run 1:
// LASER
module LASER (
    input CLK,
    input RST,
    input [3:0] X,
    input [3:0] Y,
    output reg [3:0] C1X,
    output reg [3:0] C1Y,
    output reg [3:0] C2X,
    output reg [3:0] C2Y,
    output reg DONE);
  parameter DATA_WIDTH      = 4;
  parameter VALID_POINT_NUM = 40;
  parameter VALID_POINT_NUM_BY_FOUR = 10;
  parameter ITER_NUM        = 4;
  parameter VALID_PTS_WIDTH       = 6;
  parameter RADIUS = 4;
  integer idx,depth;
  reg[6:0] currentState, nextState;
  localparam IDLE         = 7'b0000001;
  localparam RD_DATA      = 7'b0000010;
  localparam FIRST_TRY_C1 = 7'b0000100;
  localparam FIND_C2      = 7'b0001000;
  localparam FIND_C1      = 7'b0010000;
  localparam EVAL         = 7'b0100000;
  localparam FINISH         = 7'b1000000;
  wire state_IDLE         = currentState[0];
  wire state_RD_DATA      = currentState[1];
  wire state_FIRST_TRY_C1 = currentState[2];
  wire state_FIND_C2      = currentState[3];
  wire state_FIND_C1      = currentState[4];
  wire state_EVAL         = currentState[5];
  wire state_DONE         = currentState[6];
  reg[5:0] valid_pts_cnt;
  reg[DATA_WIDTH-1:0] row_ptr,col_ptr;
  reg[2:0] iters_cnt ;
  wire[1:0] rd_data_in_switch = valid_pts_cnt[1:0];
  reg[VALID_PTS_WIDTH-1:0] curr_valid_Num_acc_ff;
  reg[VALID_PTS_WIDTH-1:0] best_Num_ff;
  reg[DATA_WIDTH-1:0] bestC1X_ff,bestC1Y_ff,bestC2X_ff,bestC2Y_ff;
  reg[DATA_WIDTH-1:0] valid_pts_X_cir_buf[0:VALID_POINT_NUM_BY_FOUR-1][0:3];
  reg[DATA_WIDTH-1:0] valid_pts_Y_cir_buf[0:VALID_POINT_NUM_BY_FOUR-1][0:3];
  reg [VALID_PTS_WIDTH-1:0] det_inside_C1;
  reg [VALID_PTS_WIDTH-1:0] det_inside_C2;
  reg [VALID_PTS_WIDTH-1:0] curr_valid_Num_acc_wr;
  wire[3:0] pt_is_in;
  wire[DATA_WIDTH-1:0] current_validX1 = valid_pts_X_cir_buf[VALID_POINT_NUM_BY_FOUR-1][0];
  wire[DATA_WIDTH-1:0] current_validY1 = valid_pts_Y_cir_buf[VALID_POINT_NUM_BY_FOUR-1][0];
  wire[DATA_WIDTH-1:0] current_validX2 = valid_pts_X_cir_buf[VALID_POINT_NUM_BY_FOUR-1][1];
  wire[DATA_WIDTH-1:0] current_validY2 = valid_pts_Y_cir_buf[VALID_POINT_NUM_BY_FOUR-1][1];
  wire[DATA_WIDTH-1:0] current_validX3 = valid_pts_X_cir_buf[VALID_POINT_NUM_BY_FOUR-1][2];
  ...
Size in the first run: ~1,800 cells after synthesis, roughly 27 I/O pins, about 0.018 mm^2 of cells after synthesis.
clock: 9.96 ns
lec_check: 0
abc_area: 1
cap_margin: 0
cell_pad_in_sites_detail_placement: 1
core_margin: 2
core_utilization: 40
cts_cluster_size: 70
gpl_routability_driven: 1
gpl_timing_driven: 0
hold_slack_margin: 0.14
min_routing_layer: met1
place_density: 0.79
slew_margin: 20
run.sh (not shown) runs the stock make flow with config.mk's settings and CLKGATE_MAP_FILE=.
Run 1 finished all stages; the layout is clean.
What run 2 does differently from run 1 at the input level:
- PLACE_DENSITY: 0.79 -> unset
- CORE_UTILIZATION: 40 -> 68
- GPL_TIMING_DRIVEN: 0 -> unset
- CELL_PAD_IN_SITES_DETAIL_PLACEMENT: 1 -> unset
- HOLD_SLACK_MARGIN: 0.14 -> unset
- GPL_ROUTABILITY_DRIVEN: 1 -> unset
- MIN_ROUTING_LAYER: met1 -> unset
- CTS_CLUSTER_SIZE: 70 -> unset
- CAP_MARGIN: 0 -> 20
- the clock period (ns, I/O delays scaled along): 9.96 -> 7.55
### Flow results
- For run 1 and run 2, there was not a single run that failed to finish clean.
- Source-to-sink clock delay at the later pin of the worst-skew pair ended up 30 ps lower on run 2 than on run 1.
- Run 2 against run 1: total length of routed wires decreased 23%; number of sequential storage elements essentially unchanged.
- Sort run 1 and run 2 by setup slack after placement, descending, and run 1 comes first.
- Compared with run 1, run 2 instantiates a smaller number of cells.
- Taking run 1 over run 2, the vertical die size ratio works out to 1.3.
- In the flow results for run 1 and run 2, the core utilization is smaller on run 1.
- Per the comparison of run 2 with run 1, final estimated routing congestion in global placement saw an increase; non-clock buffer total of the final layout saw a decrease.
Input changes introduced in run 3 (baseline for comparison: run 2):
- CTS_CLUSTER_DIAMETER: unset -> 109
- PLACE_DENSITY: unset -> 0.63
- CORE_UTILIZATION: 68 -> 71
- ABC_AREA: 1 -> unset
- the clock period (ns, I/O delays scaled along): 7.55 -> 5.43
### Flow results
What the final checks of run 3 revealed, after a flow that finished every stage, was a layout that fails on negative setup slack. Run 3 vs run 2 — number of logic inverters in the finished layout dropped 66%. For the fraction of area in multi-input gates, run 3 came in 1.1 points higher than run 2 did. Compared with run 2, run 3 shows non-clock buffer count in the final layout that has gone up by more than 100%. Comparing run 3 and run 2, wire length is higher on run 3. Required time of the critical path in run 3 is 2150 ps lower than in run 2. Delta (run 3 minus run 2): synthesized area down 2.4%, met3 wire length shows an increase of about 270%, final critical-path setup slack decreased by 2270 ps relative to the old numbers, global-route usage grew by 17 points. The final reports for run 3 and run 2 show register-to-register slack lower in the former. Comparing finished layout cell area for run 3 and run 2, the smaller number came from run 2.
Input-level comparison between run 4 and run 3:
- removing PLACE_DENSITY (formerly 0.63)
- removing CTS_CLUSTER_DIAMETER (formerly 109)
- setting PLACE_DENSITY_LB_ADDON to 0.0 for the first time
- setting CTS_CLUSTER_SIZE to 49 for the first time
- setting SETUP_SLACK_MARGIN to 1.19 for the first time
- changing the clock period (ns, I/O delays scaled along) from 5.43 to 4.53
[summary]
- Proportion of register bits with asynchronous set or reset after synthesis delta (run 3 -> run 4): insignificant
- Taking run 3 as the reference, in run 4 number of placed instances with taps included rose by 53, chip footprint stayed essentially flat, synthesized area stayed essentially flat.
- Looking at the logs for run 3 and run 4, the single run that did not finish was run 4.
- In run 3 the implementation ran to completion but is not tape-out ready, as the final checks report negative setup slack.
Input-level comparison between run 5 and run 4:
- PLACE_DENSITY newly set to 0.65
- PLACE_DENSITY_LB_ADDON removed (was 0.0)
- CTS_CLUSTER_SIZE removed (was 49)
- SETUP_SLACK_MARGIN changed from 1.19 to 1.57
- the clock period (ns, I/O delays scaled along) changed from 4.53 to 5.43
Findings:
For run 4, the flow was terminated by a tool error in global routing (5_1_grt) and produced no final design.
Complete run, failing final checks: run 5, reason negative setup slack.
Run 5 vs. run 4: estimated wirelength of the detail-placed design saw a decrease; worst-case setup slack after placement went up 910 ps; area fraction in full adders, half adders and majority gates comparable.
Final RePlAce weighted congestion: run 5 vs run 4 up about 2.4%
Comparing run 4 against run 5, there is no change at all in mapped cell area.
[compare] base=run 4 new=run 5: total I/O pin count saw little to no change, area of placed instances saw a decrease, area share of and/or/nand/nor cells after synthesis saw little to no change, post-CTS setup repair buffer count saw a decrease.
